==> flow/design.v <==
module fa(
    input a,
    input b,
    input cin,
    output s,
    output cout
);
    assign s = a ^ b  ^ cin;
    assign cout = (a & b) ^ (cin & (a ^ b));
endmodule
module ha(
    input a,
    input b,
    output s,
    output cout
);
    assign s = a ^ b;
    assign cout = a & b;
endmodule
module basic_unit_ha_and(
    input in_x,
    input in_a,
    input in_b,
    output s,
    output cout
);
    wire in_y;
    assign in_y = in_a & in_b;
    assign s = in_x ^ in_y;
    assign cout = in_x & in_y;
endmodule
module basic_unit_fa_and(
    input in_x,
    input in_a,
    input in_b,
    input cin,
    output s,
    output cout
);
    wire in_y;
    assign in_y = in_a & in_b;
    assign s = in_x ^ in_y ^ cin;
    assign cout = (in_x & in_y) ^ (cin & (in_x ^ in_y));
endmodule
module adder_16bit(
    input   [15:0] a,
    input   [15:0] b,
    output  [15:0] out
);
    wire [15:0] s;
    wire [15:0] cout;
    ha i_ha_0 (.a(a[0]), .b(b[0]), .s(s[0]), .cout(cout[0]));
    generate 
        genvar i_adder;
        for(i_adder=1; i_adder<16; i_adder=i_adder+1) begin: adder_for_bits
            fa i_fa (.a(a[i_adder]), .b(b[i_adder]), .cin(cout[i_adder-1]), .s(s[i_adder]), .cout(cout[i_adder]));
        end
    endgenerate
    assign out[15:0] = s[15:0];
endmodule
module lut(
    input [3:0] index,
    output reg [15:0] ei_radian,
    output reg [15:0] tanei
);
    always@(*)
    begin
        case(index)
        4'b0000: begin
            ei_radian = 16'b0000000000000000;
            tanei = 16'h0000;
        end
        4'b0001: begin
            ei_radian = 16'b0110010010000111;
            tanei = 16'h8000;
        end
        4'b0010: begin
            ei_radian = 16'b0011101101011000;
            tanei = 16'h4000;
        end
        4'b0011: begin
            ei_radian = 16'b0001111101011011;
            tanei = 16'h2000;
        end
        4'b0100: begin
            ei_radian = 16'b0000111111101010;
            tanei = 16'h1000;
        end
        4'b0101: begin
            ei_radian = 16'b0000011111111101;
            tanei = 16'h0800;
        end
        4'b0110: begin
            ei_radian = 16'b0000001111111111;
            tanei = 16'h0400;
        end
        4'b0111: begin
            ei_radian = 16'b0000000111111111;
            tanei = 16'h0200;
        end
        4'b1000: begin
            ei_radian = 16'b0000000011111111;
            tanei = 16'h0100;
        end
        4'b1001: begin
            ei_radian = 16'b0000000001111111;
            tanei = 16'h0080;
        end
        4'b1010: begin
            ei_radian = 16'b0000000000111111;
            tanei = 16'h0040;
        end
        4'b1011: begin
            ei_radian = 16'b0000000000011111;
            tanei = 16'h0020;
        end
        4'b1100: begin
            ei_radian = 16'b0000000000001111;
            tanei = 16'h0010;
        end
        4'b1101: begin
            ei_radian = 16'b0000000000000111;
            tanei = 16'h0008;
        end
        4'b1110: begin
            ei_radian = 16'b0000000000000011;
            tanei = 16'h0004;
        end
        4'b1110: begin
            ei_radian = 16'b0000000000000001;
            tanei = 16'h0002;
        end
        default: begin
            ei_radian = 16'b0000000000000000;
            tanei = 16'h0000;
        end
        endcase
    end
endmodule
module add_or_sub_unit(
    input neg,
    input [15:0] ei_radian,
    input [15:0] inner_angle,
    output [15:0] new_inner_angle
);
    wire [15:0] signed_ei_radian;
    assign signed_ei_radian = neg ? {{~{ei_radian}+1}} : ei_radian;
    adder_16bit i_adder_16b_0 (.a(signed_ei_radian), .b(inner_angle), .out(new_inner_angle));
endmodule
module unsigned_unit_first_line(
    input [15:0] in_a,
    input  in_b,
    output [15:0] s
);
    generate
        genvar i_and;
        for(i_and=0;i_and<16;i_and=i_and+1) begin: unsigned_unit_second_line_generate
            assign s[i_and] = in_a[i_and] & in_b;
        end
    endgenerate
endmodule
module unsigned_unit_second_line(
    input [15:0] in_x,
    input [15:0] in_a,
    input  in_b,
    output [15:0] s,
    output [15:0] cout
);
    generate
        genvar i_buh;
        for(i_buh=0;i_buh<16;i_buh=i_buh+1) begin: unsigned_unit_second_line_generate
            basic_unit_ha_and   i_buha  (.in_x(in_x[i_buh]), .in_a(in_a[i_buh]), .in_b(in_b), .s(s[i_buh]), .cout(cout[i_buh]));
        end
    endgenerate
endmodule
module unsigned_unit_line(
    input [15:0] in_x,
    input [15:0] in_a,
    input  in_b,
    input [15:0] cin,
    output [15:0] s,
    output [15:0] cout
);
    generate
        genvar i_buf;
        for(i_buf=0;i_buf<16;i_buf=i_buf+1) begin: unsigned_unit_second_line_generate
            basic_unit_fa_and   i_bufa  (.in_x(in_x[i_buf]), .in_a(in_a[i_buf]), .in_b(in_b), .cin(cin[i_buf]), .s(s[i_buf]), .cout(cout[i_buf]));
        end
    endgenerate
endmodule
module multiply_and_add_unit(
    input [15:0] in,
    input [15:0] a,
    input [15:0] b,
    input neg,
    output [15:0] out
);
    wire [15:0] s_line [15:0];
    wire [15:0] cout_line [15:1];
    unsigned_unit_first_line    i_bul_0 (.in_a(a), .in_b(b[0]), .s(s_line[0]));
    unsigned_unit_second_line   i_bul_1 (.in_x({1'b0, s_line[0][15:1]}), .in_a(a), .in_b(b[1]), .s(s_line[1]), .cout(cout_line[1]));
    unsigned_unit_line          i_bul_2 (.in_x({1'b0, s_line[1][15:1]}), .in_a(a), .in_b(b[2]), .cin(cout_line[1]), .s(s_line[2]), .cout(cout_line[2]));
    generate
        genvar i_bul_mac;
        for(i_bul_mac=2;i_bul_mac<16;i_bul_mac=i_bul_mac+1) begin: unsigned_unit_line_generate
            unsigned_unit_line  i_bul_mac_unit (.in_x({1'b0, s_line[i_bul_mac-1][15:1]}), .in_a(a), .in_b(b[i_bul_mac]), .cin(cout_line[i_bul_mac-1]), .s(s_line[i_bul_mac]), .cout(cout_line[i_bul_mac]));
        end
    endgenerate
    wire [31:0] product_32b;
    generate
        genvar i_s;
        for(i_s=0;i_s<16;i_s=i_s+1) begin: unsigned_output_low_generate
            assign product_32b[i_s] = s_line[i_s][0];
        end
    endgenerate
    adder_16bit i_adder_16b_0 (.a({s_line[15][15:0]}), .b(cout_line[15]), .out(product_32b[31:16]));
    wire [15:0] pos_or_neg;
    assign pos_or_neg = neg ? {{~{product_32b[31:16]}+1}} : {product_32b[31:16]};
    adder_16bit i_adder_16b_1 (.a(in), .b(pos_or_neg), .out(out));
endmodule
module cordic (
    input clk,
    input rst_n,
    input start,
    input [15:0] angle,
    output reg [15:0] cos,
    output reg [15:0] sin
);
    reg [15:0] sampled_angle;
    reg [15:0] inner_angle;
    reg working;
    reg [3:0] state;
    wire [15:0] ei_radian;
    wire [15:0] tanei;
    wire [15:0] new_inner_angle;
    wire [15:0] new_sin;
    wire [15:0] new_cos;
    wire neg;
    always@(posedge clk or negedge rst_n) begin
        if (!rst_n == 1'b1) begin
            sampled_angle <= 16'b0;
        end
        else begin
            if (start == 1'b1) begin
                sampled_angle <= angle;
            end
            else begin
                sampled_angle <= sampled_angle;
            end
        end
    end
    always@(posedge clk or negedge rst_n) begin
        if (!rst_n == 1'b1) begin
            inner_angle <= 16'b0;
        end
        else begin
            if (start == 1'b1) begin
                inner_angle <= 16'b0;
            end
            else begin
                inner_angle <= new_inner_angle;
            end
        end
    end
    always@(posedge clk or negedge rst_n) begin
        if (!rst_n == 1'b1) begin
            working <= 1'b0;
        end
        else begin
            if (start == 1'b1) begin
                working <= 1'b1;
            end
            else begin
                if (state == 4'b1111) begin
                    working <= 1'b0;
                end
                else begin
                    working <= working;
                end
            end
        end
    end
    always@(posedge clk or negedge rst_n) begin
        if (!rst_n == 1'b1) begin
            state <= 4'b0;
        end
        else begin
            if (start == 1'b1) begin
                state <= 4'b0;
            end
            else begin
                if (working == 1'b0) begin
                    state <= 4'b0;
                end
                else begin
                    state <= state + 1;
                end
            end
        end
    end
    always@(posedge clk or negedge rst_n) begin
        if (!rst_n == 1'b1) begin
            sin <= 16'b0;
        end
        else begin
            if (start == 1'b1) begin
                sin <= 16'b0;
            end
            else begin
                if (working == 1'b0) begin
                    sin <= sin;
                end
                else begin
                    sin <= new_sin;
                end
            end
        end
    end
    always@(posedge clk or negedge rst_n) begin
        if (!rst_n == 1'b1) begin
            cos <= 16'b0;
        end
        else begin
            if (start == 1'b1) begin
                cos <= 16'b0100110110111010;
            end
            else begin
                if (working == 1'b0) begin
                    cos <= cos;
                end
                else begin
                    cos <= new_cos;
                end
            end
        end
    end
    lut i_lut_0 (.index(state), .ei_radian(ei_radian),  .tanei(tanei));
    assign neg = (inner_angle <= sampled_angle) ? 0 : 1;
    add_or_sub_unit i_aoru (.neg(neg), .ei_radian(ei_radian), .inner_angle(inner_angle), .new_inner_angle(new_inner_angle));
    multiply_and_add_unit i_mac_cos (.in(cos), .a(tanei), .b(sin), .neg(~neg), .out(new_cos));
    multiply_and_add_unit i_mac_sin (.in(sin), .a(tanei), .b(cos), .neg(neg), .out(new_sin));
endmodule
==> flow/run.sh <==
#!/bin/bash
# the make line also repeats each setting of config.mk as NAME=value (left out here)
make -C /OpenROAD-flow-scripts/flow DESIGN_CONFIG=/design/flow/config.mk WORK_HOME=/design/flow/orfs CLKGATE_MAP_FILE= finish
==> flow/config.mk <==
export PLATFORM = sky130hd
export DESIGN_NAME = cordic
export DESIGN_NICKNAME = cordic
export VERILOG_FILES = /design/flow/design.v
export SDC_FILE = /design/flow/constraint.sdc
export NUM_CORES = 4
export LEC_CHECK = 0
export CAP_MARGIN = 15
export CELL_PAD_IN_SITES_DETAIL_PLACEMENT = 0
export CORE_ASPECT_RATIO = 0.66
export CORE_MARGIN = 2
export CORE_UTILIZATION = 72
export CTS_CLUSTER_DIAMETER = 197
export CTS_CLUSTER_SIZE = 41
export GPL_ROUTABILITY_DRIVEN = 1
export HOLD_SLACK_MARGIN = -0.09
export MAX_ROUTING_LAYER = met4
export MIN_ROUTING_LAYER = met1
export SETUP_SLACK_MARGIN = 1.16
export SLEW_MARGIN = 20
==> flow/constraint.sdc <==
create_clock -name core_clock -period 8.36 [get_ports {clk}]
set_input_delay 1.6720 -clock core_clock [delete_from_list [all_inputs] [get_ports {clk}]]
set_output_delay 1.6720 -clock core_clock [all_outputs]
set_load 0.01 [all_outputs]
==> results.cfg, run 1 <==
; flow metrics
[final_layout]
final_nets = 2404
areaGrowthSynthToFinish_pct = 20.3
combGateArea_sq_um = 15500
fillers = 1169
finish.utilization_pct = 87.9
regArea_sq_um = 1730
final_cells = 2216

[clock_tree]
clockBufferDepth = 2
clk_pin_slew_ns = 0.06
cts-buffers-inserted = 9
ctsHoldBuffers = 0
clkLatencyLatePin_ns = 0.35
cts_tree = built
clkSinkCount = 69
htreeDepth = 3
cts-root-buf = clkbuf_16

[synth]
synth_nets = 2278
synthesis.area_sq_um = 17500
synth-edff-count = 0
ys_sh_simple_pct = 21.5
xor_share_pct = 2.51
ys_sh_aoi_pct = 3.72
syn_area_per_cell_sq_um = 9.86
synth.top_cell.area_share_pct = 46.7
mux_area_share_pct = 1.62
yosysCellCount = 1772
ys_top_logic_family = adder cells
largest_area_cell = fa_1
synth.distinct_cells = 57
fa_ha_area_share_pct = 52.4
ys_ff = 69
synth_cells = 1772
yosysWarnings = 63
most_common_cell = fa_1
async_reset_ff_share_pct = 100
topCellsByArea = fa_1, dfrtp_1, and3_1
ys.flop_type = dfrtp_1
seq_area_frac_synth_pct = 9.88
yosys-stat-area_sq_um = 17500
top_cells_by_count = fa_1, and3_1, inv_1

[final_timing]
max-slew-margin-rel_pct = 36.2
skew_ns = 0.00643
hold_viol = 0
finalWorstSetupSlack_ns = -6.19
finalCriticalPeriod_ns = 14.55
slew_viol_final = 0
finalSetupViolCount = 30
period_used_pct = 174
tns_ns = -101.86
tightest_slew_ns = 0.957
fmax_ghz = 0.0687
rsz0062_at_grt = yes

[pwr]
power.density_nw_per_um2 = 221
leakage_nw = 10.8
powerComb_mw = 3.64
top_power_group = combinational logic
p_switching_mw = 2.32
combPwrFrac_pct = 78.2
switching_share_pct = 49.7
seqPwrFrac_pct = 12.7
intPower_mw = 2.34
p_seq_mw = 0.594
power_frac_clock_pct = 9.1
clk-power_mw = 0.422
ir_worst_vdd_v = 0.000181

[die]
die_w_um = 196
dieHeight_um = 131
placementRows = 46
die_area_sq_um = 25600
ios = 51
coreArea_sq_um = 23900
initCoreUtil_pct = 73.0

[outcome]
so_faults = setup timing
outcome = finished with violations

[route]
drcViolationCount = 0
finalWirelength_mm = 49.8
via_per_inst = 6.32
wl_per_cell_um = 22.5
firstDrtPassIters = 5
drtIter0Drc = 1393
final_antenna_net_count = 0
via_count = 14000

[setup_path]
crit_arrival_ns = 14.79
crit_type = reg -> reg
crit_required_ns = 8.60
critPathBufInv = 8
cp-end-kind = register
worstReg2RegStart = state[1]
critPathMaxFanout = 5
start_kind = register
r2r_setup_slack_ns = -6.19
path_delay_family = adder cells
timing.rr.end = sin[15]
cp.depth = 47
cp-startpoint = state[1]
crit_slowest_cell = fa_1
cp-endpoint = sin[15]
cp_slowest_stage_delay_ns = 0.56
critPathMostFrequentCell = fa_2
worstRegToRegCells = 47

[run]
cap_violations = 0
warnings = 38

[worst_hold_path]
hold_start = sampled_angle[15]
hold_end = sampled_angle[15]
min_path_type = reg -> reg
whs_path_depth = 2

[placed_design]
gp_congestion = 0.976
dpl.hpwl_mm = 36.6
place_inst = 2182
io_buffers = 50

[global_route]
grtUsageTotal_pct = 42.2
grt_remaining_overflow = 0
antenna_found_initial = 1
grt_max_degree = 83
grt_pass1_vias = 14500
grt_pass1_wl_mm = 79.0
area by class of cell:
class	count	area share, %
antenna	1	0.0119
clock buffer	10	1.14
clock inverter	6	0.333
inverter	202	3.65
multi-input combinational	1342	73.5
sequential	69	8.23
tap	312	1.86
timing repair buffer	274	11.3
stage by stage:
stage                     hold slack (ns)  cell area, sq um  setup slack, ns  power (mW)
after floorplan                     0.487             18200            -5.90        2.62
after global placement              0.508             20000            -6.11        3.58
after detailed placement            0.520             20000            -6.28        3.72
after CTS                           0.537             20700            -6.07        4.36
after global routing                0.599             21000            -6.53        4.98
final                               0.552             21000            -6.19        4.66
metal layers:
metal / vias up / part of all wire [%] / track usage (%)
met3: 150 / 11 / 9.83
li1: 5813 / - / -
met1: 7174 / 39 / 57.5
met4: 0 / 3.8 / 15.1
met2: 861 / 45 / 63.5
met5: - / 0 / -
what timing repair did:
| item | 4_1_cts | 5_1_grt |
|---|---|---|
| pin swaps | 33 | 38 |
| gates resized | 91 | 61 |
| buffers inserted | 5 | 11 |
| hold endpoints to repair | 0 | 0 |
| cloned | 1 | 0 |
| endpoints found under the setup margin | 36 | 36 |
==> inputs of run 2 (changes only) <==
- CORE_UTILIZATION: 72 -> 61
- CTS_CLUSTER_SIZE: 41 -> unset
- HOLD_SLACK_MARGIN: -0.09 -> unset
- MAX_ROUTING_LAYER: met4 -> met5
- SLEW_MARGIN: 20 -> 25
- clock period: 8.36 -> 10.9 ns (I/O delays scaled with it)
==> run 2 against run 1 <==
The layout still fails its checks (setup timing). Critical path depth is the same. Utilization shrank 15 points. Non-clock buffer count shrank 24. Clock-buffer cell count shrank 1. Register-to-register slack gained 2.6 ns. Clock skew grew 0.0064 ns. First-iteration DRC count shrank 40%. Largest cell class unchanged. Highest routed layer unchanged.
==> results.cfg, run 2 <==
; flow metrics
[synth]
ys_sh_simple_pct = 21.5
top_cells_by_count = fa_1, and3_1, inv_1
topCellsByArea = fa_1, dfrtp_1, and3_1
yosysWarnings = 63
synth_cells = 1772
synth-edff-count = 0
largest_area_cell = fa_1
fa_ha_area_share_pct = 52.4
ys.flop_type = dfrtp_1
synthesis.area_sq_um = 17500
async_reset_ff_share_pct = 100
synth.top_cell.area_share_pct = 46.7
ys_ff = 69
ys_top_logic_family = adder cells
yosysCellCount = 1772
mux_area_share_pct = 1.62
most_common_cell = fa_1
ys_sh_aoi_pct = 3.72
synth_nets = 2278
xor_share_pct = 2.51
seq_area_frac_synth_pct = 9.88
yosys-stat-area_sq_um = 17500
syn_area_per_cell_sq_um = 9.86
synth.distinct_cells = 57

[route]
n_antenna_cell = 0
via_per_inst = 5.73
firstDrtPassIters = 6
drtIter0Drc = 842
drcViolationCount = 0
final_antenna_net_count = 0
via_count = 13000
finalWirelength_mm = 45.4
wl_per_cell_um = 20.0

[final_layout]
final_cells = 2269
final_nets = 2380
areaGrowthSynthToFinish_pct = 18.6

[setup_path]
timing.rr.end = sin[15]
cp-startpoint = state[0]
cp_slowest_stage_delay_ns = 0.58
worstReg2RegStart = state[0]
cp-endpoint = sin[15]
r2r_setup_slack_ns = -3.55
crit_type = reg -> reg
cp-end-kind = register
path_delay_family = adder cells
worstRegToRegCells = 47
critPathMaxFanout = 6
critPathMostFrequentCell = fa_2
crit_required_ns = 11.15
critPathBufInv = 8
crit_arrival_ns = 14.70
cp.depth = 47
start_kind = register
crit_slowest_cell = fa_2

[die]
die_area_sq_um = 30100
dieHeight_um = 142
initCoreUtil_pct = 61.8
die_w_um = 212
ios = 51
coreArea_sq_um = 28300
placementRows = 50

[final_timing]
tightest_slew_ns = 0.885
tns_ns = -33.26
skew_ns = 0.0128
period_used_pct = 133
finalCriticalPeriod_ns = 14.45
slew_viol_final = 0
finalWorstSetupSlack_ns = -3.55
hold_viol = 0
rsz0062_at_grt = yes
finalSetupViolCount = 20
max-slew-margin-rel_pct = 41.0
whs_ns = 0.526
fmax_ghz = 0.0692

[placed_design]
dpl.hpwl_mm = 36.3
io_buffers = 50
gp_congestion = 0.882
place_inst = 2234

[global_route]
grt_remaining_overflow = 0
grt_pass1_wl_mm = 74.7
grt_pass1_vias = 13700
grtUsageTotal_pct = 32.6
antenna_found_initial = 0
grt_max_degree = 83

[pwr]
powerComb_mw = 2.48
p_seq_mw = 0.491
switching_share_pct = 48.8
total_power_mw = 3.29
clk-power_mw = 0.321
ir_worst_vdd_v = 0.000231
leakage_nw = 10.7
intPower_mw = 1.68
combPwrFrac_pct = 75.4
top_power_group = combinational logic
seqPwrFrac_pct = 14.9
power.density_nw_per_um2 = 159
p_switching_mw = 1.61
power_frac_clock_pct = 9.7

[clock_tree]
clkLatencyLatePin_ns = 0.36
cts_tree = built
htreeDepth = 3
cts-buffers-inserted = 9
cts-root-buf = clkbuf_16
clockBufferDepth = 2
clk_pin_slew_ns = 0.07
clkSinkCount = 69
ctsHoldBuffers = 0

[outcome]
outcome = finished with violations
so_faults = setup timing

[run]
warnings = 38
cap_violations = 0

[worst_hold_path]
whs_path_depth = 1
min_path_type = reg -> reg
hold_end = sampled_angle[0]
hold_start = sampled_angle[0]
## run 2: final cells by class
class	instances	area (sq um)
inverters	202	766
well taps	390	488
clock buffers	9	225
repair buffers	250	2160
fillers	2099	7540
clock inverters	7	78.8
flip-flops and latches	69	1730
multi-input cells	1342	15300
## run 2: what timing repair did
item | CTS | global route
resized | 78 | 39
buffers inserted | 12 | 7
setup endpoints to repair | 26 | 28
hold endpoints to repair | 0 | 0
pin swaps | 58 | 27
## run 2: through the flow
stage,area (sq um),utilization (%),setup WS (ns)
after floorplan,18100,-,-3.36
after global placement,19800,70.0,-3.62
after detailed placement,19800,70.0,-3.82
after CTS,20500,72.5,-3.56
after global routing,20700,73.3,-3.92
final,20700,73.3,-3.55
## run 2: metal layers
metal | global-route usage [%] | wire [um] | vias up
met2 | 49.0 | 20200 | 484
li1 | - | - | 5760
met3 | 6.88 | 3480 | 46
met5 | 0 | 0 | -
met4 | 6.88 | 818 | 0
met1 | 49.5 | 21000 | 6718
==> inputs of run 3 (changes only) <==
- ABC_AREA: unset -> 1
- CAP_MARGIN: 15 -> 20
- CELL_PAD_IN_SITES_DETAIL_PLACEMENT: 0 -> unset
- CORE_ASPECT_RATIO: 0.66 -> unset
- CORE_UTILIZATION: 61 -> 72
- CTS_CLUSTER_DIAMETER: 197 -> 228
- CTS_CLUSTER_SIZE: unset -> 74
- GPL_ROUTABILITY_DRIVEN: 1 -> unset
- HOLD_SLACK_MARGIN: unset -> 0.27
- MAX_ROUTING_LAYER: met5 -> unset
- MIN_ROUTING_LAYER: met1 -> unset
- PLACE_DENSITY_LB_ADDON: unset -> 0.0
- SETUP_SLACK_MARGIN: 1.16 -> 2.97
- SLEW_MARGIN: 25 -> 20
- TNS_END_PERCENT: unset -> 75
- clock period: 10.9 -> 10.5 ns (I/O delays scaled with it)
==> run 3 against run 2 <==
Still fails the layout checks on setup timing. Critical path depth grew 4. Register-to-register slack lost 0.75 ns. Flip-flop count is the same. Highest routed layer is now met5. Power grew 9.5%. Sequential share of layout area grew 0.35 points. Combinational power grew 12%. Non-clock buffer count grew 22. First-iteration DRC count grew 110%. Clock skew shrank 0.0044 ns.
==> results.cfg, run 3 <==
; flow metrics
[outcome]
outcome = finished with violations
so_faults = setup timing

[die]
placementRows = 55
die_w_um = 155
dieHeight_um = 155
coreArea_sq_um = 22600
ios = 51
die_area_sq_um = 24200
initCoreUtil_pct = 73.1

[synth]
async_reset_ff_share_pct = 100
xor_share_pct = 2.49
topCellsByArea = fa_1, dfrtp_1, nor2_1
synth_cells = 1870
ys_sh_simple_pct = 17.9
seq_area_frac_synth_pct = 10.5
largest_area_cell = fa_1
most_common_cell = nor2_1
top_cells_by_count = nor2_1, fa_1, inv_1
synth_nets = 2376
ys_top_logic_family = adder cells
syn_area_per_cell_sq_um = 8.83
yosysCellCount = 1870
ys_sh_aoi_pct = 3.04
yosys-stat-area_sq_um = 16500
fa_ha_area_share_pct = 55.5
synth-edff-count = 0
synth.distinct_cells = 35
yosysWarnings = 63
synth.top_cell.area_share_pct = 49.5
mux_area_share_pct = 0
ys.flop_type = dfrtp_1
synthesis.area_sq_um = 16500
ys_ff = 69

[setup_path]
crit_arrival_ns = 15.00
r2r_setup_slack_ns = -4.30
cp-startpoint = state[0]
crit_slowest_cell = fa_2
timing.rr.end = sin[15]
critPathBufInv = 12
cp_slowest_stage_delay_ns = 0.65
path_delay_family = adder cells
cp-end-kind = register
critPathMaxFanout = 5
worstReg2RegStart = state[0]
critPathMostFrequentCell = fa_2
cp-endpoint = sin[15]
crit_required_ns = 10.70
crit_type = reg -> reg
worstRegToRegCells = 51
start_kind = register
cp.depth = 51

[final_timing]
skew_ns = 0.00836
finalCriticalPeriod_ns = 14.80
finalSetupViolCount = 25
whs_ns = 0.510
tightest_slew_ns = 1.14
finalWorstSetupSlack_ns = -4.30
max-slew-margin-rel_pct = 24.2
fmax_ghz = 0.0676
slew_viol_final = 0
rsz0062_at_grt = yes
hold_viol = 0
period_used_pct = 141

[clock_tree]
cts-buffers-inserted = 9
clk_pin_slew_ns = 0.06
clkSinkCount = 69
clockBufferDepth = 2
cts-root-buf = clkbuf_16
ctsHoldBuffers = 0
clkLatencyLatePin_ns = 0.37
cts_tree = built
htreeDepth = 3

[pwr]
total_power_mw = 3.61
powerComb_mw = 2.77
power_frac_clock_pct = 10.4
seqPwrFrac_pct = 12.7
combPwrFrac_pct = 76.9
intPower_mw = 1.74
ir_worst_vdd_v = 0.000316
leakage_nw = 9.88
switching_share_pct = 51.8
top_power_group = combinational logic
p_seq_mw = 0.457
power.density_nw_per_um2 = 181
clk-power_mw = 0.377
p_switching_mw = 1.87

[global_route]
grt_pass1_wl_mm = 78.1
grt_max_degree = 70
antenna_found_initial = 3
grtUsageTotal_pct = 42.7
grt_remaining_overflow = 0
grt_pass1_vias = 15600

[run]
cap_violations = 0
warnings = 36

[worst_hold_path]
hold_start = sampled_angle[0]
whs_path_depth = 2
min_path_type = reg -> reg
hold_end = sampled_angle[0]

[route]
n_antenna_cell = 0
drtIter0Drc = 1736
finalWirelength_mm = 54.2
via_per_inst = 6.31
drcViolationCount = 0
final_antenna_net_count = 0
via_count = 14700
firstDrtPassIters = 8
wl_per_cell_um = 23.2

[placed_design]
pre_cts_slack_ns = -4.10
io_buffers = 50
place_inst = 2283
gp_congestion = 0.937
dpl.hpwl_mm = 35.4

[final_layout]
areaGrowthSynthToFinish_pct = 20.6
final_nets = 2549
final_cells = 2332
fillers = 1076
==> run 3: timing repair <==
item | 4_1_cts | 5_1_grt
endpoints found under the setup margin | 36 | 35
pin swaps | 34 | 78
setup buffers | 29 | 5
endpoints found under the hold margin | 0 | 0
resized | 111 | 65
==> run 3: final cells by class <==
class / count / area, sq um / area share, %
inverters: 323 / 1250 / 6.28
clock inverters: 6 / 111 / 0.560
clock buffers: 9 / 225 / 1.13
multi-input cells: 1368 / 14000 / 70.3
well taps: 285 / 357 / 1.79
repair buffers: 272 / 2240 / 11.2
flip-flops and latches: 69 / 1730 / 8.69
==> run 3: per-layer routing <==
layer  vias up  GRT usage (%)  routed length [um]
met3       480           9.92                7290
met4         6           26.7                5580
met1      7156           51.9               16700
met5         -              0                  39
li1       5827              -                   -
met2      1235           69.8               24500
==> run 3: through the flow <==
step | instance area (sq um) | setup TNS (ns) | utilization (%)
2_1_floorplan | 17000 | -38.03 | -
3_3_place_gp | 18700 | -41.79 | 82.9
3_5_place_dp | 18700 | -46.23 | 82.9
4_1_cts | 19600 | -42.22 | 86.9
5_1_grt | 19900 | -57.44 | 88.2
6_report | 19900 | -52.98 | 88.2
==> inputs of run 4 (changes only) <==
- ABC_AREA: 1 -> unset
- CAP_MARGIN: 20 -> 5
- CTS_CLUSTER_DIAMETER: 228 -> 356
- CTS_CLUSTER_SIZE: 74 -> 33
- HOLD_SLACK_MARGIN: 0.27 -> unset
- PLACE_DENSITY_LB_ADDON: 0.0 -> unset
- SETUP_SLACK_MARGIN: 2.97 -> 1.57
- TNS_END_PERCENT: 75 -> unset
- clock period: 10.5 -> 5.49 ns (I/O delays scaled with it)
==> run 4 against run 3 <==
The layout still fails its checks (setup timing). Clock power grew 62%. Combinational power rose by 110%. Flip-flop count unchanged. Fmax rose by 1.3%. Global-route usage fell by 4.4 points. Clock-buffer cell count unchanged. Die size grew 5.7%. Power up 99%. Wire length fell by 9.5%. Cell area up 7.5%. Utilization grew 0.61 points. Critical path type unchanged. Critical endpoint unchanged.
==> results.cfg, run 4 <==
; flow metrics
[outcome]
outcome = finished with violations
so_faults = setup timing

[final_layout]
final_nets = 2453
finish.utilization_pct = 88.8
final_cells = 2277
fillers = 1146
areaGrowthSynthToFinish_pct = 22.4
finalInstanceArea_sq_um = 21400

[setup_path]
crit_type = reg -> reg
r2r_setup_slack_ns = -9.12
worstRegToRegCells = 47
critPathBufInv = 8
crit_required_ns = 5.74
cp.depth = 47
critPathMaxFanout = 5
crit_arrival_ns = 14.86
timing.rr.end = sin[15]
cp_slowest_stage_delay_ns = 0.62
cp-startpoint = state[1]
path_delay_family = adder cells
critPathMostFrequentCell = fa_2
worstReg2RegStart = state[1]
cp-end-kind = register
crit_slowest_cell = fa_2
cp-endpoint = sin[15]
start_kind = register

[synth]
mux_area_share_pct = 1.62
most_common_cell = fa_1
seq_area_frac_synth_pct = 9.88
ys_sh_simple_pct = 21.5
synth-edff-count = 0
yosys-stat-area_sq_um = 17500
synth_cells = 1772
yosysWarnings = 63
synth_nets = 2278
syn_area_per_cell_sq_um = 9.86
synth.distinct_cells = 57
yosysCellCount = 1772
synthesis.area_sq_um = 17500
ys_top_logic_family = adder cells
ys.flop_type = dfrtp_1
ys_ff = 69
largest_area_cell = fa_1
topCellsByArea = fa_1, dfrtp_1, and3_1
synth.top_cell.area_share_pct = 46.7
top_cells_by_count = fa_1, and3_1, inv_1
xor_share_pct = 2.51
ys_sh_aoi_pct = 3.72
async_reset_ff_share_pct = 100
fa_ha_area_share_pct = 52.4

[run]
warnings = 38
cap_violations = 0

[placed_design]
io_buffers = 50
dpl_cell_area_sq_um = 20300
place_inst = 2238
gp_congestion = 0.901
dpl.hpwl_mm = 34.7
pre_cts_slack_ns = -9.16

[clock_tree]
cts_tree = built
clk_pin_slew_ns = 0.08
clkLatencyLatePin_ns = 0.36
clockBufferDepth = 2
htreeDepth = 3
cts-buffers-inserted = 9
clkSinkCount = 69
cts-root-buf = clkbuf_16
ctsHoldBuffers = 0

[die]
initCoreUtil_pct = 72.5
dieHeight_um = 160
die_area_sq_um = 25500
die_w_um = 160
coreArea_sq_um = 24100
placementRows = 57
ios = 51

[final_timing]
whs_ns = 0.528
period_used_pct = 266
hold_viol = 0
fmax_ghz = 0.0684
finalCriticalPeriod_ns = 14.61
max-slew-margin-rel_pct = 32.2
finalWorstSetupSlack_ns = -9.12
tightest_slew_ns = 1.02
finalSetupViolCount = 41
slew_viol_final = 0
rsz0062_at_grt = yes
tns_ns = -208.89
skew_ns = 0.0142

[pwr]
top_power_group = combinational logic
power.density_nw_per_um2 = 335
power_frac_clock_pct = 8.5
clk-power_mw = 0.611
p_seq_mw = 0.879
combPwrFrac_pct = 79.2
seqPwrFrac_pct = 12.2
total_power_mw = 7.18
ir_worst_vdd_v = 0.000283
powerComb_mw = 5.69
leakage_nw = 11.0
switching_share_pct = 49.4
p_switching_mw = 3.54
intPower_mw = 3.63

[worst_hold_path]
hold_end = sampled_angle[0]
min_path_type = reg -> reg
whs_path_depth = 1
hold_start = sampled_angle[0]

[global_route]
antenna_found_initial = 1
grt_max_degree = 70
grt_remaining_overflow = 0
grt_pass1_vias = 15200
grtUsageTotal_pct = 38.3
grt_pass1_wl_mm = 76.8

[route]
firstDrtPassIters = 5
drcViolationCount = 0
final_antenna_net_count = 0
drtIter0Drc = 1212
via_count = 14100
finalWirelength_mm = 49.0
wl_per_cell_um = 21.5
via_per_inst = 6.18
==> run 4: timing repair <==
| action | in CTS | in global routing |
|---|---|---|
| gates resized | 103 | 60 |
| setup buffers | 14 | 8 |
| gates cloned | 0 | 0 |
| pin swaps | 65 | 44 |
| endpoints found under the setup margin | 45 | 46 |
==> run 4: layer usage <==
layer / global-route usage, % / wire length [um] / vias to the layer above
met5: 0 / 0 / -
met1: 49.6 / 18000 / 7232
li1: - / - / 5896
met4: 17.4 / 3020 / 0
met3: 4.94 / 3620 / 217
met2: 65.5 / 24400 / 738
==> run 4: layout make-up <==
class / count / area [sq um] / share of cell area (%)
Clock buffer: 9 / 225 / 1.05
Tap cell: 324 / 405 / 1.89
Sequential cell: 69 / 1730 / 8.09
Clock inverter: 7 / 65.1 / 0.304
Timing Repair Buffer: 323 / 2650 / 12.4
Inverter: 202 / 766 / 3.58
Multi-Input combinational cell: 1342 / 15600 / 72.7
Antenna cell: 1 / 2.50 / 0.0117
==> inputs of run 5 (changes only) <==
- CAP_MARGIN: 5 -> 20
- CORE_UTILIZATION: 72 -> 65
- CTS_CLUSTER_DIAMETER: 356 -> 364
- CTS_CLUSTER_SIZE: 33 -> 100
- SETUP_SLACK_MARGIN: 1.57 -> unset
- clock period: 5.49 -> 15.4 ns (I/O delays scaled with it)
==> run 5 against run 4 <==
Register-to-register slack gained 9.6 ns. Global-route usage fell by 8.9 points. Highest routed layer unchanged. Synthesized area unchanged. Critical path type unchanged. Now clean on timing, DRC and antenna. Final cell count down 9.0%. Worst setup slack improved by 9.6 ns. Critical path depth rose by 2.
==> results.cfg, run 5 <==
; flow metrics
[outcome]
outcome = timing/DRC/antenna clean

[synth]
ys_ff = 69
syn_area_per_cell_sq_um = 9.86
yosysWarnings = 63
most_common_cell = fa_1
async_reset_ff_share_pct = 100
topCellsByArea = fa_1, dfrtp_1, and3_1
fa_ha_area_share_pct = 52.4
synth-edff-count = 0
synth_cells = 1772
xor_share_pct = 2.51
ys.flop_type = dfrtp_1
synthesis.area_sq_um = 17500
synth.distinct_cells = 57
synth_nets = 2278
top_cells_by_count = fa_1, and3_1, inv_1
synth.top_cell.area_share_pct = 46.7
seq_area_frac_synth_pct = 9.88
mux_area_share_pct = 1.62
ys_sh_simple_pct = 21.5
ys_top_logic_family = adder cells
yosys-stat-area_sq_um = 17500
largest_area_cell = fa_1
yosysCellCount = 1772
ys_sh_aoi_pct = 3.72

[final_layout]
final_cells = 2072
regArea_sq_um = 1730
finalInstanceArea_sq_um = 18800
fillers = 2076
combGateArea_sq_um = 14600
areaGrowthSynthToFinish_pct = 7.79
finish.utilization_pct = 70.7
final_nets = 2232

[final_timing]
tightest_slew_ns = 1.00
hold_viol = 0
finalCriticalPeriod_ns = 14.93
finalSetupViolCount = 0
period_used_pct = 96.9
tns_ns = 0
max-slew-margin-rel_pct = 33.3
skew_ns = 0.0110
fmax_ghz = 0.0670
slew_viol_final = 0

[clock_tree]
cts_tree = built
clkSinkCount = 69
clockBufferDepth = 2
clk_pin_slew_ns = 0.07
cts-root-buf = clkbuf_16
clkLatencyLatePin_ns = 0.36
htreeDepth = 3
ctsHoldBuffers = 0
cts-buffers-inserted = 9

[setup_path]
timing.rr.end = cos[15]
cp_slowest_stage_delay_ns = 0.58
cp-startpoint = state[1]
worstRegToRegCells = 49
r2r_setup_slack_ns = 0.47
cp.depth = 49
start_kind = register
worstReg2RegStart = state[1]
critPathBufInv = 12
cp-endpoint = cos[15]
crit_arrival_ns = 15.21
crit_type = reg -> reg
crit_required_ns = 15.68
critPathMaxFanout = 6
crit_slowest_cell = fa_2
cp-end-kind = register
critPathMostFrequentCell = fa_1
path_delay_family = adder cells

[pwr]
p_switching_mw = 1.02
ir_worst_vdd_v = 0.000132
leakage_nw = 10.1
intPower_mw = 0.973
total_power_mw = 2.00
power.density_nw_per_um2 = 106
p_seq_mw = 0.401
clk-power_mw = 0.221
top_power_group = combinational logic
seqPwrFrac_pct = 20.1
powerComb_mw = 1.38
power_frac_clock_pct = 11.1
switching_share_pct = 51.3
combPwrFrac_pct = 68.9

[die]
die_area_sq_um = 28200
die_w_um = 168
placementRows = 60
ios = 51
initCoreUtil_pct = 65.6
dieHeight_um = 168
coreArea_sq_um = 26700

[route]
drtIter0Drc = 541
finalWirelength_mm = 38.6
wl_per_cell_um = 18.6
drcViolationCount = 0
firstDrtPassIters = 5
final_antenna_net_count = 0
n_antenna_cell = 0
via_count = 12100
via_per_inst = 5.86

[run]
cap_violations = 0
warnings = 35

[worst_hold_path]
hold_end = sampled_angle[0]
hold_start = sampled_angle[0]
whs_path_depth = 1
min_path_type = reg -> reg

[global_route]
grt_max_degree = 83
grt_pass1_vias = 12800
grt_pass1_wl_mm = 65.2
antenna_found_initial = 0
grt_remaining_overflow = 0
grtUsageTotal_pct = 29.4

[placed_design]
dpl_cell_area_sq_um = 18100
dpl.hpwl_mm = 29.9
io_buffers = 50
gp_congestion = 0.838
place_inst = 2050
-- run 5: area by class of cell --
| cell class | count | area share, % |
|---|---|---|
| Clock buffer | 9 | 1.20 |
| Clock inverter | 7 | 0.378 |
| Inverter | 202 | 4.04 |
| Multi-Input combinational cell | 1342 | 77.7 |
| Sequential cell | 69 | 9.17 |
| Tap cell | 341 | 2.26 |
| Timing Repair Buffer | 102 | 5.30 |
-- run 5: what timing repair did --
| action | 4_1_cts | 5_1_grt |
|---|---|---|
| setup endpoints to repair | 1 | 2 |
| gates resized | 3 | 102 |
| gates cloned | 0 | 1 |
| pin swaps | 0 | 58 |
| setup buffers | 0 | 5 |
-- run 5: layer usage --
metal | vias to the layer above | part of all wire (%) | GRT usage (%) | wire length, um
met1 | 6416 | 44 | 40.9 | 17100
met2 | 216 | 49 | 50.3 | 19000
met5 | - | 0 | 0 | 0
met4 | 0 | 2.3 | 6.92 | 891
met3 | 45 | 4.1 | 3.53 | 1570
li1 | 5468 | - | - | -
-- run 5: stage by stage --
stage	hold WS (ns)	setup WS, ns
3_5_place_dp	0.513	-0.0826
2_1_floorplan	0.487	0.0287
6_report	0.527	0.475
3_3_place_gp	0.506	0.233
5_1_grt	0.550	-0.0375
4_1_cts	0.529	0.0114
==> inputs of run 6 (changes only) <==
- CORE_ASPECT_RATIO: unset -> 0.5
- CORE_UTILIZATION: 65 -> 70
- CTS_CLUSTER_DIAMETER: 364 -> 250
- CTS_CLUSTER_SIZE: 100 -> 35
- PLACE_DENSITY_LB_ADDON: unset -> 0.0
- SETUP_SLACK_MARGIN: unset -> 3.71
- clock period: 15.4 -> 12.7 ns (I/O delays scaled with it)
==> run 6 against run 5 <==
The layout now fails its checks (setup timing). Register-to-register slack worse by 2.4 ns. Final cell count rose by 4.6%. Cell area increased by 9.0%. Via count increased by 9.1%. Power rose by 47%. Sequential share of layout area fell by 0.74 points. Synthesized cell count did not move. Flip-flop count stayed put. Critical path type unchanged. Critical endpoint is now sin[15].
==> results.cfg, run 6 <==
; flow metrics
[clock_tree]
clk_pin_slew_ns = 0.07
clockBufferDepth = 2
clkLatencyLatePin_ns = 0.36
clkSinkCount = 69
cts-buffers-inserted = 9
cts-root-buf = clkbuf_16
htreeDepth = 3
cts_tree = built

[final_timing]
whs_ns = 0.532
finalWorstSetupSlack_ns = -1.89
max-slew-margin-rel_pct = 33.6
fmax_ghz = 0.0686
slew_viol_final = 0
tightest_slew_ns = 0.996
tns_ns = -8.85
hold_viol = 0
finalCriticalPeriod_ns = 14.59
period_used_pct = 115
finalSetupViolCount = 10
rsz0062_at_grt = yes
skew_ns = 0.00929

[route]
via_count = 13300
firstDrtPassIters = 5
final_antenna_net_count = 0
n_antenna_cell = 0
drcViolationCount = 0
finalWirelength_mm = 45.4
via_per_inst = 6.11
drtIter0Drc = 1148
wl_per_cell_um = 20.9

[synth]
mux_area_share_pct = 1.62
topCellsByArea = fa_1, dfrtp_1, and3_1
async_reset_ff_share_pct = 100
synth-edff-count = 0
ys_sh_aoi_pct = 3.72
ys.flop_type = dfrtp_1
synthesis.area_sq_um = 17500
synth_cells = 1772
synth.distinct_cells = 57
ys_ff = 69
syn_area_per_cell_sq_um = 9.86
synth.top_cell.area_share_pct = 46.7
most_common_cell = fa_1
yosys-stat-area_sq_um = 17500
seq_area_frac_synth_pct = 9.88
yosysWarnings = 63
ys_top_logic_family = adder cells
synth_nets = 2278
ys_sh_simple_pct = 21.5
fa_ha_area_share_pct = 52.4
xor_share_pct = 2.51
top_cells_by_count = fa_1, and3_1, inv_1
yosysCellCount = 1772
largest_area_cell = fa_1

[placed_design]
pre_cts_slack_ns = -1.96
dpl_cell_area_sq_um = 19300
io_buffers = 50
gp_congestion = 0.942
dpl.hpwl_mm = 34.0

[global_route]
antenna_found_initial = 1
grt_pass1_wl_mm = 72.6
grt_remaining_overflow = 0
grt_pass1_vias = 14200
grtUsageTotal_pct = 36.3
grt_max_degree = 83

[die]
initCoreUtil_pct = 72.0
die_w_um = 227
dieHeight_um = 116
placementRows = 40
die_area_sq_um = 26300
ios = 51
coreArea_sq_um = 24300

[final_layout]
regArea_sq_um = 1730
fillers = 1347
combGateArea_sq_um = 15500
finalInstanceArea_sq_um = 20500
final_nets = 2333
areaGrowthSynthToFinish_pct = 17.5

[setup_path]
worstReg2RegStart = state[0]
crit_type = reg -> reg
crit_required_ns = 12.94
cp.depth = 46
cp_slowest_stage_delay_ns = 0.66
path_delay_family = adder cells
critPathMaxFanout = 3
crit_slowest_cell = fa_2
timing.rr.end = sin[15]
start_kind = register
crit_arrival_ns = 14.83
critPathBufInv = 7
cp-endpoint = sin[15]
critPathMostFrequentCell = fa_2
r2r_setup_slack_ns = -1.89
cp-end-kind = register
cp-startpoint = state[0]
worstRegToRegCells = 46

[worst_hold_path]
hold_start = sampled_angle[0]
min_path_type = reg -> reg
hold_end = sampled_angle[0]
whs_path_depth = 1

[pwr]
p_seq_mw = 0.450
total_power_mw = 2.93
ir_worst_vdd_v = 0.000154
combPwrFrac_pct = 75.3
leakage_nw = 10.4
clk-power_mw = 0.274
seqPwrFrac_pct = 15.4
p_switching_mw = 1.47
powerComb_mw = 2.20
power.density_nw_per_um2 = 143
power_frac_clock_pct = 9.4
switching_share_pct = 50.1
intPower_mw = 1.46
top_power_group = combinational logic

[outcome]
outcome = finished with violations
so_faults = setup timing

[run]
cap_violations = 0
warnings = 36
run 6: timing repair:
| action | CTS | global route |
|---|---|---|
| hold buffers | 0 | 0 |
| pin swaps | 60 | 50 |
| setup buffers | 12 | 7 |
| gates cloned | 0 | 2 |
| endpoints found under the setup margin | 32 | 32 |
| gates resized | 96 | 69 |
run 6: metrics by stage:
stage | utilization [%] | std cells
floorplan | - | 1772
global placement | 79.6 | 2131
detailed placement | 79.6 | 2131
CTS | 82.9 | 2159
global route | 84.6 | 2168
finish | 84.6 | 2168
run 6: area by class of cell:
type	count	area share, %
Sequential cell	69	8.43
Inverter	202	3.74
Multi-Input combinational cell	1342	75.5
Tap cell	336	2.05
Clock inverter	6	0.341
Timing Repair Buffer	203	8.81
Clock buffer	10	1.12
run 6: routing by layer:
layer	vias to the layer above	global-route usage (%)	routed length (um)
met5	-	0	0
met4	0	9.67	1280
met3	107	8.04	4180
met2	591	60.4	21900
met1	6901	49.4	18100
li1	5654	-	-
==> inputs of run 7 (changes only) <==
- CELL_PAD_IN_SITES_GLOBAL_PLACEMENT: unset -> 0
- CORE_ASPECT_RATIO: 0.5 -> 1.77
- CORE_UTILIZATION: 70 -> 32
- CTS_CLUSTER_DIAMETER: 250 -> 123
- CTS_CLUSTER_SIZE: 35 -> 48
- MIN_ROUTING_LAYER: unset -> met1
- PLACE_DENSITY: unset -> 0.66
- PLACE_DENSITY_LB_ADDON: 0.0 -> unset
- SETUP_SLACK_MARGIN: 3.71 -> unset
- TNS_END_PERCENT: unset -> 10
- clock period: 12.7 -> 9.12 ns (I/O delays scaled with it)
==> run 7 against run 6 <==
Still fails the layout checks on setup timing. Clock power up 36%. Global-route usage down 18 points. Sequential power up 17%. Fmax about the same. Via count down 0.36%. Utilization down 46 points. Worst setup slack worse by 3.6 ns. Largest power group unchanged.
==> results.cfg, run 7 <==
; flow metrics
[final_layout]
finish.utilization_pct = 38.8
final_nets = 2414
final_cells = 2609
areaGrowthSynthToFinish_pct = 20.7

[placed_design]
gp_congestion = 0.897
place_inst = 2582
io_buffers = 50
dpl.hpwl_mm = 39.8

[worst_hold_path]
hold_end = sampled_angle[5]
hold_start = sampled_angle[5]
whs_path_depth = 2
min_path_type = reg -> reg

[setup_path]
cp_slowest_stage_delay_ns = 0.57
start_kind = register
crit_arrival_ns = 14.83
critPathBufInv = 7
worstRegToRegCells = 47
crit_required_ns = 9.36
cp-end-kind = register
crit_slowest_cell = fa_2
r2r_setup_slack_ns = -5.47
crit_type = reg -> reg
cp-startpoint = state[0]
cp-endpoint = sin[15]
cp.depth = 47
critPathMostFrequentCell = fa_2
critPathMaxFanout = 11
path_delay_family = adder cells
worstReg2RegStart = state[0]
timing.rr.end = sin[15]

[pwr]
power_frac_clock_pct = 9.5
top_power_group = combinational logic
leakage_nw = 10.9
power.density_nw_per_um2 = 185
powerComb_mw = 3.00
p_switching_mw = 1.91
total_power_mw = 3.89
intPower_mw = 1.99
switching_share_pct = 49.0
seqPwrFrac_pct = 13.5
clk-power_mw = 0.372
p_seq_mw = 0.527
combPwrFrac_pct = 76.9
ir_worst_vdd_v = 0.000140

[route]
finalWirelength_mm = 48.7
wl_per_cell_um = 18.7
n_antenna_cell = 0
via_count = 13200
final_antenna_net_count = 0
drcViolationCount = 0
via_per_inst = 5.06
firstDrtPassIters = 5
drtIter0Drc = 621

[synth]
most_common_cell = fa_1
top_cells_by_count = fa_1, and3_1, inv_1
yosysWarnings = 63
ys_sh_aoi_pct = 3.72
yosys-stat-area_sq_um = 17500
seq_area_frac_synth_pct = 9.88
topCellsByArea = fa_1, dfrtp_1, and3_1
async_reset_ff_share_pct = 100
ys_sh_simple_pct = 21.5
ys_ff = 69
xor_share_pct = 2.51
synth.top_cell.area_share_pct = 46.7
synth.distinct_cells = 57
synth_cells = 1772
synth-edff-count = 0
mux_area_share_pct = 1.62
largest_area_cell = fa_1
ys_top_logic_family = adder cells
ys.flop_type = dfrtp_1
fa_ha_area_share_pct = 52.4
synthesis.area_sq_um = 17500
yosysCellCount = 1772
syn_area_per_cell_sq_um = 9.86
synth_nets = 2278

[clock_tree]
htreeDepth = 3
cts-buffers-inserted = 9
clk_pin_slew_ns = 0.07
cts_tree = built
clkSinkCount = 69
clkLatencyLatePin_ns = 0.36
cts-root-buf = clkbuf_16
clockBufferDepth = 2

[run]
warnings = 36
cap_violations = 0

[global_route]
grtUsageTotal_pct = 17.8
grt_pass1_wl_mm = 79.0
grt_max_degree = 83
grt_pass1_vias = 15400
grt_remaining_overflow = 0
antenna_found_initial = 0

[final_timing]
slew_viol_final = 0
tightest_slew_ns = 0.984
finalCriticalPeriod_ns = 14.59
finalWorstSetupSlack_ns = -5.47
rsz0062_at_grt = yes
skew_ns = 0.0184
fmax_ghz = 0.0686
max-slew-margin-rel_pct = 34.4
period_used_pct = 160
finalSetupViolCount = 30
hold_viol = 0

[die]
ios = 51
initCoreUtil_pct = 32.2
die_w_um = 180
placementRows = 114
coreArea_sq_um = 54300
dieHeight_um = 315
die_area_sq_um = 56600

[outcome]
outcome = finished with violations
so_faults = setup timing
[run 7: stage by stage]
step | instance area, sq um | TNS (ns) | worst slack, ns | hold WS, ns
6_report | 21100 | -82.35 | -5.47 | 0.528
5_1_grt | 21100 | -91.52 | -5.86 | 0.574
4_1_cts | 20900 | -84.22 | -5.56 | 0.540
3_5_place_dp | 20300 | -87.61 | -5.76 | 0.524
3_3_place_gp | 20300 | -82.33 | -5.49 | 0.507
2_1_floorplan | 17900 | -73.48 | -5.20 | 0.487
[run 7: per-layer routing]
layer	track usage, %	up-vias	share of wire [%]
met4	11.3	0	7.0
li1	-	5803	-
met5	0	-	0
met2	35.9	348	57
met1	17.3	6903	33
met3	1.19	151	2.8
[run 7: final cells by class]
type	count	area [sq um]
clock buffers	10	229
fillers	5177	33300
multi-input cells	1342	15000
inverters	202	763
repair buffers	284	2450
flip-flops and latches	69	1730
well taps	696	871
clock inverters	6	68.8
[run 7: timing repair]
| item | in CTS | in global routing |
|---|---|---|
| buffers inserted | 7 | 4 |
| pin swaps | 22 | 27 |
| setup endpoints to repair | 30 | 31 |
| hold buffers | 0 | 0 |
| gates resized | 39 | 46 |
==> inputs of run 8 (changes only) <==
- ABC_AREA: unset -> 1
- CELL_PAD_IN_SITES_GLOBAL_PLACEMENT: 0 -> unset
- CORE_ASPECT_RATIO: 1.77 -> unset
- CORE_UTILIZATION: 32 -> 72
- CTS_CLUSTER_DIAMETER: 123 -> 364
- CTS_CLUSTER_SIZE: 48 -> 100
- MIN_ROUTING_LAYER: met1 -> unset
- PLACE_DENSITY: 0.66 -> unset
- TNS_END_PERCENT: 10 -> unset
- clock period: 9.12 -> 9.78 ns (I/O delays scaled with it)
==> run 8 against run 7 <==
Still fails the layout checks on setup timing. Die size is 57% lower. Global-route usage increased by 23 points. Final cell count decreased by 11%. Worst setup slack improved by 0.79 ns. Synthesized area down 5.6%. Flip-flop count is the same. Fmax is 0.93% higher. First-iteration DRC count grew 82%. Critical path type unchanged.
==> results.cfg, run 8 <==
; flow metrics
[setup_path]
r2r_setup_slack_ns = -4.67
cp-startpoint = state[0]
worstRegToRegCells = 49
critPathMaxFanout = 5
crit_type = reg -> reg
cp-end-kind = register
critPathBufInv = 11
crit_required_ns = 9.98
crit_slowest_cell = fa_2
cp.depth = 49
worstReg2RegStart = state[0]
path_delay_family = adder cells
cp_slowest_stage_delay_ns = 0.58
cp-endpoint = sin[15]
critPathMostFrequentCell = fa_2
crit_arrival_ns = 14.65
start_kind = register
timing.rr.end = sin[15]

[clock_tree]
cts_tree = built
htreeDepth = 3
clkSinkCount = 69
cts-root-buf = clkbuf_16
clk_pin_slew_ns = 0.07
cts-buffers-inserted = 9
clockBufferDepth = 2
ctsHoldBuffers = 0
clkLatencyLatePin_ns = 0.36

[synth]
yosysWarnings = 63
syn_area_per_cell_sq_um = 8.83
ys.flop_type = dfrtp_1
synth.top_cell.area_share_pct = 49.5
synth-edff-count = 0
mux_area_share_pct = 0
most_common_cell = nor2_1
synth.distinct_cells = 35
ys_ff = 69
topCellsByArea = fa_1, dfrtp_1, nor2_1
ys_top_logic_family = adder cells
async_reset_ff_share_pct = 100
ys_sh_aoi_pct = 3.04
yosys-stat-area_sq_um = 16500
seq_area_frac_synth_pct = 10.5
xor_share_pct = 2.49
fa_ha_area_share_pct = 55.5
yosysCellCount = 1870
synthesis.area_sq_um = 16500
ys_sh_simple_pct = 17.9
top_cells_by_count = nor2_1, fa_1, inv_1
synth_nets = 2376
largest_area_cell = fa_1
synth_cells = 1870

[global_route]
grt_remaining_overflow = 0
grt_max_degree = 70
antenna_found_initial = 0
grt_pass1_wl_mm = 74.5
grt_pass1_vias = 15000
grtUsageTotal_pct = 40.9

[pwr]
power.density_nw_per_um2 = 187
clk-power_mw = 0.360
ir_worst_vdd_v = 0.000275
top_power_group = combinational logic
switching_share_pct = 50.9
combPwrFrac_pct = 77.8
seqPwrFrac_pct = 12.4
leakage_nw = 9.91
p_seq_mw = 0.453
total_power_mw = 3.67
power_frac_clock_pct = 9.8
intPower_mw = 1.80
p_switching_mw = 1.87
powerComb_mw = 2.86

[final_layout]
regArea_sq_um = 1730
finish.utilization_pct = 86.8
combGateArea_sq_um = 13700
final_nets = 2547
finalInstanceArea_sq_um = 19600
areaGrowthSynthToFinish_pct = 18.7
final_cells = 2331
fillers = 1191

[final_timing]
tightest_slew_ns = 1.04
hold_viol = 0
tns_ns = -63.74
max-slew-margin-rel_pct = 30.6
slew_viol_final = 0
finalCriticalPeriod_ns = 14.45
finalSetupViolCount = 27
finalWorstSetupSlack_ns = -4.67
fmax_ghz = 0.0692
rsz0062_at_grt = yes
period_used_pct = 148
whs_ns = 0.522
skew_ns = 0.0137

[die]
placementRows = 55
dieHeight_um = 155
die_area_sq_um = 24200
initCoreUtil_pct = 73.1
coreArea_sq_um = 22600
ios = 51
die_w_um = 155

[worst_hold_path]
hold_end = sampled_angle[0]
min_path_type = reg -> reg
whs_path_depth = 2
hold_start = sampled_angle[0]

[route]
via_per_inst = 5.87
wl_per_cell_um = 19.9
drtIter0Drc = 1129
final_antenna_net_count = 0
firstDrtPassIters = 8
n_antenna_cell = 0
drcViolationCount = 0
finalWirelength_mm = 46.5
via_count = 13700

[placed_design]
place_inst = 2296
dpl.hpwl_mm = 36.6
pre_cts_slack_ns = -4.80
dpl_cell_area_sq_um = 18900
gp_congestion = 0.969
io_buffers = 50

[outcome]
outcome = finished with violations
so_faults = setup timing

[run]
cap_violations = 0
warnings = 38
[run 8: final cells by class]
type | count | area share, %
multi-input cells | 1368 | 70.1
repair buffers | 270 | 11.4
flip-flops and latches | 69 | 8.83
inverters | 323 | 6.31
well taps | 285 | 1.82
clock buffers | 9 | 1.15
clock inverters | 7 | 0.415
[run 8: what timing repair did]
item / 4_1_cts / 5_1_grt
setup endpoints to repair: 27 / 28
pin swaps: 22 / 25
setup buffers: 9 / 10
gates cloned: 0 / 0
resized: 30 / 46
[run 8: per-layer routing]
layer	global-route usage (%)	wire, um	share of wire (%)	up-vias
li1	-	-	-	5830
met1	48.8	15900	34	6876
met2	67.1	22700	49	739
met3	8.08	4050	8.7	245
met4	29.1	3800	8.2	0
met5	0	0	0	-
==> inputs of run 9 (changes only) <==
- CTS_CLUSTER_DIAMETER: 364 -> unset
- CTS_CLUSTER_SIZE: 100 -> 72
- PLACE_DENSITY_LB_ADDON: unset -> 0.0
- SETUP_SLACK_MARGIN: unset -> 1.41
- clock period: 9.78 -> 13.7 ns (I/O delays scaled with it)
==> run 9 against run 8 <==
Still fails the layout checks on setup timing. Highest routed layer unchanged. Die size is the same. Non-clock buffer count shrank 71. Largest power group unchanged. Sequential power shrank 19%. Combinational power shrank 37%.
==> results.cfg, run 9 <==
; flow metrics
[synth]
mux_area_share_pct = 0
synth_cells = 1870
async_reset_ff_share_pct = 100
syn_area_per_cell_sq_um = 8.83
synth.top_cell.area_share_pct = 49.5
ys_sh_simple_pct = 17.9
yosysCellCount = 1870
most_common_cell = nor2_1
synth.distinct_cells = 35
seq_area_frac_synth_pct = 10.5
ys_sh_aoi_pct = 3.04
xor_share_pct = 2.49
synthesis.area_sq_um = 16500
largest_area_cell = fa_1
ys_ff = 69
top_cells_by_count = nor2_1, fa_1, inv_1
topCellsByArea = fa_1, dfrtp_1, nor2_1
ys.flop_type = dfrtp_1
yosysWarnings = 63
synth-edff-count = 0
yosys-stat-area_sq_um = 16500
fa_ha_area_share_pct = 55.5
ys_top_logic_family = adder cells
synth_nets = 2376

[die]
initCoreUtil_pct = 73.1
die_area_sq_um = 24200
coreArea_sq_um = 22600
dieHeight_um = 155
die_w_um = 155
ios = 51
placementRows = 55

[setup_path]
crit_type = reg -> reg
cp-end-kind = register
worstReg2RegStart = state[3]
critPathBufInv = 10
critPathMaxFanout = 4
cp-endpoint = sin[15]
timing.rr.end = sin[15]
crit_slowest_cell = fa_2
r2r_setup_slack_ns = -0.63
crit_required_ns = 13.92
cp-startpoint = state[3]
critPathMostFrequentCell = fa_2
path_delay_family = adder cells
worstRegToRegCells = 49
crit_arrival_ns = 14.55
start_kind = register
cp.depth = 49
cp_slowest_stage_delay_ns = 0.63

[global_route]
grt_pass1_vias = 14300
grt.met2_usage_pct = 65.7
grtUsageTotal_pct = 39.8
grt.busiest_layer = met2
met1_usage_pct = 50.7
grt_max_degree = 70
grt_remaining_overflow = 0
grt_pass1_wl_mm = 72.8
antenna_found_initial = 0
met3_usage_pct = 7.27

[route]
drcViolationCount = 0
wl_per_cell_um = 20.0
via_count = 13300
n_antenna_cell = 0
drtIter0Drc = 1290
via_per_inst = 5.91
final_antenna_net_count = 0
finalWirelength_mm = 45.2
firstDrtPassIters = 6

[final_timing]
max-slew-margin-rel_pct = 31.4
slew_viol_final = 0
period_used_pct = 105
tightest_slew_ns = 1.03
whs_ns = 0.538
finalSetupViolCount = 4
fmax_ghz = 0.0698
hold_viol = 0
rsz0062_at_grt = yes
finalCriticalPeriod_ns = 14.33
skew_ns = 0.0112
finalWorstSetupSlack_ns = -0.631
tns_ns = -1.45

[pwr]
p_switching_mw = 1.27
seqPwrFrac_pct = 15.0
combPwrFrac_pct = 73.7
top_power_group = combinational logic
p_seq_mw = 0.368
powerComb_mw = 1.81
clk-power_mw = 0.277
power.density_nw_per_um2 = 129
leakage_nw = 9.56
switching_share_pct = 51.6
ir_worst_vdd_v = 0.000225
power_frac_clock_pct = 11.3
intPower_mw = 1.19

[worst_hold_path]
hold_end = sampled_angle[5]
hold_start = sampled_angle[5]
min_path_type = reg -> reg
whs_path_depth = 2

[clock_tree]
cts-root-buf = clkbuf_16
cts-buffers-inserted = 9
clk_pin_slew_ns = 0.07
ctsHoldBuffers = 0
cts_tree = built
clkLatencyLatePin_ns = 0.36
clkSinkCount = 69
clockBufferDepth = 2
htreeDepth = 3

[placed_design]
gp_congestion = 0.940
dpl.hpwl_mm = 34.3
io_buffers = 50
pre_cts_slack_ns = -0.820
dpl_cell_area_sq_um = 18300

[outcome]
so_faults = setup timing
outcome = finished with violations

[final_layout]
final_nets = 2476
areaGrowthSynthToFinish_pct = 15.6
finalInstanceArea_sq_um = 19100

[run]
cap_violations = 0
warnings = 36
==> run 9: cell type report <==
class	count	area [sq um]
Inverter	323	1240
Multi-Input combinational cell	1368	13700
Sequential cell	69	1730
Timing Repair Buffer	199	1710
Fill cell	1309	3490
Clock inverter	7	105
Tap cell	285	357
Clock buffer	9	225
==> run 9: what timing repair did <==
| item | CTS | global route |
|---|---|---|
| resized | 66 | 34 |
| pin swaps | 32 | 23 |
| endpoints found under the setup margin | 13 | 14 |
| hold endpoints to repair | 0 | 0 |
| buffers inserted | 8 | 10 |
==> run 9: routing by layer <==
metal  part of all wire, %  wire, um  vias up
li1                      -         -     5684
met1                    35     15900     6664
met2                    48     21900      779
met3                   9.3      4200      220
met4                   7.1      3190        0
met5                     0         0        -
==> run 9: stage by stage <==
step                std cells  total power [mW]  util [%]
finish                   2260              2.45      84.5
global placement         2226              1.96      81.0
detailed placement       2226              2.05      81.0
floorplan                1870              1.50         -
global route             2260              2.67      84.5
CTS                      2250              2.38      83.7
==> inputs of run 10 (changes only) <==
- CTS_CLUSTER_DIAMETER: unset -> 259
- CTS_CLUSTER_SIZE: 72 -> 73
- HOLD_SLACK_MARGIN: unset -> 0.3
- SETUP_SLACK_MARGIN: 1.41 -> 2.28
- TNS_END_PERCENT: unset -> 5
- clock period: 13.7 -> 8.75 ns (I/O delays scaled with it)
==> run 10 against run 9 <==
Register-to-register slack got worse by 5.2 ns. Still fails the layout checks on setup timing. First-iteration DRC count fell by 11%. Hold slack got worse by 0.014 ns. Global-route usage rose by 1.5 points. Largest power group unchanged. Via count rose by 2.7%.
==> results.cfg, run 10 <==
; flow metrics
[outcome]
outcome = finished with violations
so_faults = setup timing

[pwr]
p_switching_mw = 2.04
seqPwrFrac_pct = 12.7
intPower_mw = 1.99
leakage_nw = 9.87
switching_share_pct = 50.6
combPwrFrac_pct = 77.3
p_seq_mw = 0.510
power_frac_clock_pct = 10.0
ir_worst_vdd_v = 0.000269
powerComb_mw = 3.11
total_power_mw = 4.02
power.density_nw_per_um2 = 207
clk-power_mw = 0.403
top_power_group = combinational logic

[run]
warnings = 37
cap_violations = 0

[setup_path]
crit_slowest_cell = fa_1
start_kind = register
cp-startpoint = state[1]
crit_type = reg -> reg
r2r_setup_slack_ns = -5.79
timing.rr.end = sin[15]
cp-end-kind = register
worstReg2RegStart = state[1]
crit_arrival_ns = 14.75
cp.depth = 47
critPathBufInv = 9
cp_slowest_stage_delay_ns = 0.59
worstRegToRegCells = 47
critPathMostFrequentCell = fa_1
crit_required_ns = 8.95
cp-endpoint = sin[15]
critPathMaxFanout = 4
path_delay_family = adder cells

[clock_tree]
htreeDepth = 3
clkLatencyLatePin_ns = 0.36
cts_tree = built
clockBufferDepth = 2
cts-buffers-inserted = 9
clk_pin_slew_ns = 0.07
clkSinkCount = 69
cts-root-buf = clkbuf_16

[route]
finalWirelength_mm = 46.1
drtIter0Drc = 1152
via_per_inst = 5.89
via_count = 13700
drcViolationCount = 0
n_antenna_cell = 0
wl_per_cell_um = 19.8
final_antenna_net_count = 0
firstDrtPassIters = 6

[final_timing]
slew_viol_final = 0
hold_viol = 0
tightest_slew_ns = 1.07
finalCriticalPeriod_ns = 14.54
skew_ns = 0.0115
period_used_pct = 166
rsz0062_at_grt = yes
finalWorstSetupSlack_ns = -5.79
max-slew-margin-rel_pct = 28.5
finalSetupViolCount = 30
tns_ns = -93.71
fmax_ghz = 0.0688

[placed_design]
gp_congestion = 0.964
dpl.hpwl_mm = 36.5
io_buffers = 50
dpl_cell_area_sq_um = 18800

[synth]
synthesis.area_sq_um = 16500
topCellsByArea = fa_1, dfrtp_1, nor2_1
largest_area_cell = fa_1
syn_area_per_cell_sq_um = 8.83
ys_top_logic_family = adder cells
synth_cells = 1870
synth_nets = 2376
synth-edff-count = 0
yosys-stat-area_sq_um = 16500
fa_ha_area_share_pct = 55.5
yosysCellCount = 1870
mux_area_share_pct = 0
ys_sh_simple_pct = 17.9
async_reset_ff_share_pct = 100
seq_area_frac_synth_pct = 10.5
most_common_cell = nor2_1
xor_share_pct = 2.49
ys_sh_aoi_pct = 3.04
synth.distinct_cells = 35
yosysWarnings = 63
ys_ff = 69
ys.flop_type = dfrtp_1
top_cells_by_count = nor2_1, fa_1, inv_1
synth.top_cell.area_share_pct = 49.5

[final_layout]
areaGrowthSynthToFinish_pct = 17.8
final_nets = 2544
finalInstanceArea_sq_um = 19400
finish.utilization_pct = 86.2

[global_route]
grt_pass1_vias = 15300
antenna_found_initial = 0
grtUsageTotal_pct = 41.3
grt_remaining_overflow = 0
grt_max_degree = 50
grt_pass1_wl_mm = 76.0

[die]
initCoreUtil_pct = 73.1
placementRows = 55
coreArea_sq_um = 22600
ios = 51
dieHeight_um = 155
die_w_um = 155
die_area_sq_um = 24200

[worst_hold_path]
hold_end = sampled_angle[0]
min_path_type = reg -> reg
whs_path_depth = 2
hold_start = sampled_angle[0]
## run 10: metal layers
layer | global-route usage (%) | routed length (um) | share of wire [%]
met1 | 51.2 | 16400 | 35
met2 | 68.6 | 22800 | 49
met3 | 7.08 | 3850 | 8.4
met4 | 24.9 | 3100 | 6.7
met5 | 0 | 0 | 0
## run 10: repair_timing
item | CTS | global route
buffers inserted | 4 | 0
resized | 56 | 34
hold buffers | 0 | 0
pin swaps | 23 | 39
setup endpoints to repair | 38 | 37
hold endpoints to repair | 0 | 0
## run 10: layout make-up
type | count | area (sq um)
fillers | 1224 | 3120
multi-input cells | 1368 | 13600
repair buffers | 267 | 2170
clock inverters | 7 | 73.8
well taps | 285 | 357
clock buffers | 9 | 225
flip-flops and latches | 69 | 1730
inverters | 323 | 1240
## run 10: metrics by stage
step / setup WS [ns] / hold WS, ns / std cells
6_report: -5.79 / 0.525 / 2328
5_1_grt: -6.18 / 0.554 / 2328
4_1_cts: -5.73 / 0.521 / 2328
3_5_place_dp: -5.75 / 0.502 / 2308
3_3_place_gp: -5.47 / 0.500 / 2308
2_1_floorplan: -5.32 / 0.448 / 1870
Power figures rest on the tool's default switching activity, not on a simulated workload.
